==> 02-15 <==
Design apollo_top, start of the top module:
module apollo_top(
	input clk,
   input rst_n,
	input rs232_rx,	 
	output rs232_tx,	 
	input[7:0] in_ad_data,
	output out_ad_clk,
	output Sftclk,
	output Lchclk,
	output SDout,
	output test1,
	output test2
    );
Settings: LEC_CHECK=0, ABC_AREA=1, CAP_MARGIN=5, CELL_PAD_IN_SITES_DETAIL_PLACEMENT=0, CELL_PAD_IN_SITES_GLOBAL_PLACEMENT=0, CORE_ASPECT_RATIO=1.55, CORE_MARGIN=2, CORE_UTILIZATION=72, CTS_CLUSTER_DIAMETER=42, CTS_CLUSTER_SIZE=15, GPL_ROUTABILITY_DRIVEN=1, MAX_ROUTING_LAYER=met4, PLACE_DENSITY_LB_ADDON=0.28, SETUP_SLACK_MARGIN=-0.11, SLEW_MARGIN=30; clock period 2.45 ns.
run.sh (not shown) runs the stock make flow with config.mk's settings and CLKGATE_MAP_FILE=.
==> 02-01: changes against 02-15 <==
ABC_AREA = not set   (was 1)
CAP_MARGIN = 20   (was 5)
CELL_PAD_IN_SITES_GLOBAL_PLACEMENT = not set   (was 0)
CTS_CLUSTER_DIAMETER = 26   (was 42)
CTS_CLUSTER_SIZE = not set   (was 15)
GPL_ROUTABILITY_DRIVEN = 0   (was 1)
MAX_ROUTING_LAYER = not set   (was met4)
PLACE_DENSITY = 0.37   (was not set)
PLACE_DENSITY_LB_ADDON = not set   (was 0.28)
SETUP_SLACK_MARGIN = 1.27   (was -0.11)
SLEW_MARGIN = 15   (was 30)
==> flow/constraint.sdc (replaced) <==
create_clock -name core_clock -period 4.38 [get_ports {clk}]
set_input_delay 0.8760 -clock core_clock [delete_from_list [all_inputs] [get_ports {clk}]]
set_output_delay 0.8760 -clock core_clock [all_outputs]
set_load 0.01 [all_outputs]
==> 08-21: changes against 02-15 <==
ABC_AREA = not set   (was 1)
CAP_MARGIN = 20   (was 5)
CELL_PAD_IN_SITES_DETAIL_PLACEMENT = not set   (was 0)
CELL_PAD_IN_SITES_GLOBAL_PLACEMENT = not set   (was 0)
CORE_ASPECT_RATIO = not set   (was 1.55)
CORE_UTILIZATION = 40   (was 72)
CTS_CLUSTER_DIAMETER = not set   (was 42)
CTS_CLUSTER_SIZE = not set   (was 15)
GPL_ROUTABILITY_DRIVEN = not set   (was 1)
MAX_ROUTING_LAYER = not set   (was met4)
PLACE_DENSITY = 0.6   (was not set)
PLACE_DENSITY_LB_ADDON = not set   (was 0.28)
SETUP_SLACK_MARGIN = not set   (was -0.11)
SLEW_MARGIN = 20   (was 30)
==> flow/constraint.sdc (replaced) <==
create_clock -name core_clock -period 20.0 [get_ports {clk}]
set_input_delay 4.0000 -clock core_clock [delete_from_list [all_inputs] [get_ports {clk}]]
set_output_delay 4.0000 -clock core_clock [all_outputs]
set_load 0.01 [all_outputs]
==> comparison <==
- Between 02-15 and 02-01, the lower sequential share of layout area is in 02-01 (gap 1.5 points).
- Non-clock buffer count: 08-21 < 02-01 < 02-15.
- In synthesized cell count, 08-21 and 02-01 do not differ.
- The highest via count belongs to 02-15, the lowest to 08-21.
- The lowest final cell count belongs to 02-01, the highest to 02-15.
- The highest design area belongs to 02-01, the lowest to 08-21.
- Of 02-15 and 02-01, 02-15 has the higher total power (gap about 45%, measured against 02-01).
- Worst setup slack: 02-15 is lower than 02-01 (1400 ps).
- 02-01 ran to the end with no violations. 02-15 produced a layout that fails on negative setup slack. 08-21 ran to the end with no violations.
- Flip-flop count is the same in 08-21 and 02-15.
- The highest routed wire length belongs to 02-15, the lowest to 08-21.

---

==> trial 59 <==
Starting RTL as in the previous note.
// apollo_top
module apollo_top(
	input clk,
   input rst_n,
	input rs232_rx,	 
	output rs232_tx,	 
	input[7:0] in_ad_data,
	output out_ad_clk,
	output Sftclk,
	output Lchclk,
	output SDout,
	output test1,
	output test2
    );
wire[7:0] tx_in;
wire tx_write;
wire[7:0] rx_out;
wire rx_over;
my_uart	uart(	.clk(clk),
					.rst_n(rst_n),
					.rs232_rx(rs232_rx),
					.rs232_tx(rs232_tx),
					.tx_in(tx_in),
					.tx_write(tx_write),
					.rx_out(rx_out),
					.rx_over(rx_over)
					);
wire[7:0] recv_in;
wire recv_write;
wire recv_en;
wire recv_rst;
wire [7:0] scode;
wire scode_rdy;
wire [7:0] level;
controller controller(	.clk(clk),
								.rst_n(rst_n),
								.rx_out(rx_out),
								.rx_over(rx_over),
								.recv_in(recv_in),
								.recv_write(recv_write),
								.tx_in(tx_in),
								.tx_write(tx_write),
								.recv_ce(recv_en),
								.recv_rst(recv_rst),
								.scode(scode),
								.scode_rdy(scode_rdy),
								.level(level)
								);
segment_driver segment(	.clk(clk),
								.rst_n(rst_n),
								.bin({2'b00, scode}),
								.refresh(scode_rdy),
								.Sftclk(Sftclk),
								.Lchclk(Lchclk),
								.SDout(SDout));
wire[7:0] ad_data_in;
  ...
export LEC_CHECK = 0
export ABC_AREA = 1
export CAP_MARGIN = 5
export CELL_PAD_IN_SITES_DETAIL_PLACEMENT = 1
export CELL_PAD_IN_SITES_GLOBAL_PLACEMENT = 2
export CORE_ASPECT_RATIO = 1.55
export CORE_MARGIN = 2
export CORE_UTILIZATION = 59
export CTS_CLUSTER_DIAMETER = 319
export CTS_CLUSTER_SIZE = 50
export GPL_ROUTABILITY_DRIVEN = 0
export GPL_TIMING_DRIVEN = 0
export HOLD_SLACK_MARGIN = 0.08
export MAX_ROUTING_LAYER = met4
export MIN_ROUTING_LAYER = met2
export PLACE_DENSITY_LB_ADDON = 0.18
export SETUP_SLACK_MARGIN = 0.44
export SLEW_MARGIN = 35
export TNS_END_PERCENT = 55
create_clock -name core_clock -period 5.04 [get_ports {clk}]
==> build 68 (differences from trial 59) <==
- ABC_AREA: 1 -> not set
- CAP_MARGIN: 5 -> 20
- CELL_PAD_IN_SITES_DETAIL_PLACEMENT: 1 -> not set
- CELL_PAD_IN_SITES_GLOBAL_PLACEMENT: 2 -> not set
- CORE_ASPECT_RATIO: 1.55 -> not set
- CORE_UTILIZATION: 59 -> 40
- CTS_CLUSTER_DIAMETER: 319 -> not set
- CTS_CLUSTER_SIZE: 50 -> not set
- GPL_ROUTABILITY_DRIVEN: 0 -> not set
- GPL_TIMING_DRIVEN: 0 -> not set
- HOLD_SLACK_MARGIN: 0.08 -> not set
- MAX_ROUTING_LAYER: met4 -> not set
- MIN_ROUTING_LAYER: met2 -> not set
- PLACE_DENSITY: not set -> 0.6
- PLACE_DENSITY_LB_ADDON: 0.18 -> not set
- SETUP_SLACK_MARGIN: 0.44 -> not set
- SLEW_MARGIN: 35 -> 20
- TNS_END_PERCENT: 55 -> not set
==> flow/constraint.sdc (replaced) <==
create_clock -name core_clock -period 7.88 [get_ports {clk}]
set_input_delay 1.5760 -clock core_clock [delete_from_list [all_inputs] [get_ports {clk}]]
set_output_delay 1.5760 -clock core_clock [all_outputs]
set_load 0.01 [all_outputs]
==> summary of the runs <==
Trial 59 ended with an error in global placement without I/O (3_1_place_gp_skip_io). Build 68 finished clean. Of trial 59 and build 68, build 68 has the higher die area (gap 30%, measured against build 68). Of build 68 and trial 59, trial 59 has the higher synthesized cell count (gap about 35%, measured against trial 59). Of build 68 and trial 59, trial 59 has the higher area after synthesis (gap about 2%, measured against trial 59).
==> figures <==
Adder-cell area share of the yosys netlist: build 68 2.454%; trial 59 2.405%
AND-OR/OR-AND Cells, Area Fraction: build 68 5.776%; trial 59 6.443%
Mapped Avg Cell Area: build 68 12.89 um2; trial 59 8.522 um2
Chip area in the Yosys report: build 68 57010 um2; trial 59 58160 um2
Die boundary height: build 68 381.5 um; trial 59 394.9 um
Area of the placeable core: build 68 141600 um2; trial 59 97870 um2
Library cell with the highest instance count after synthesis: build 68 dfrtp_1; trial 59 nand2_1
Yosys cell count: build 68 4423; trial 59 6825
Cell count after synthesis: build 68 4423; trial 59 6825
Mux contribution to synthesized area: build 68 19.54%; trial 59 0.09465%
Register area share after synthesis: build 68 60.19%; trial 59 59.00%
FP Core Util: build 68 40.27%; trial 59 59.43%
Top-area cell share: build 68 58.69%; trial 59 57.52%
Horiz. Die Dim: build 68 381.5 um; trial 59 256.2 um
Count of standard-cell rows: build 68 138; trial 59 143
Status: build 68 no timing/DRC/antenna violations; trial 59 aborted with a tool error
Stage where the flow stopped: build 68 -; trial 59 global placement without I/O (3_1_place_gp_skip_io)
Synthesized-area fraction occupied by and/or/nand/nor cells: build 68 8.314%; trial 59 25.81%
Count of distinct cell types in the synthesized netlist: build 68 92; trial 59 63
Die area: build 68 145600 um2; trial 59 101200 um2
Power figures rest on the tool's default switching activity, not on a simulated workload.
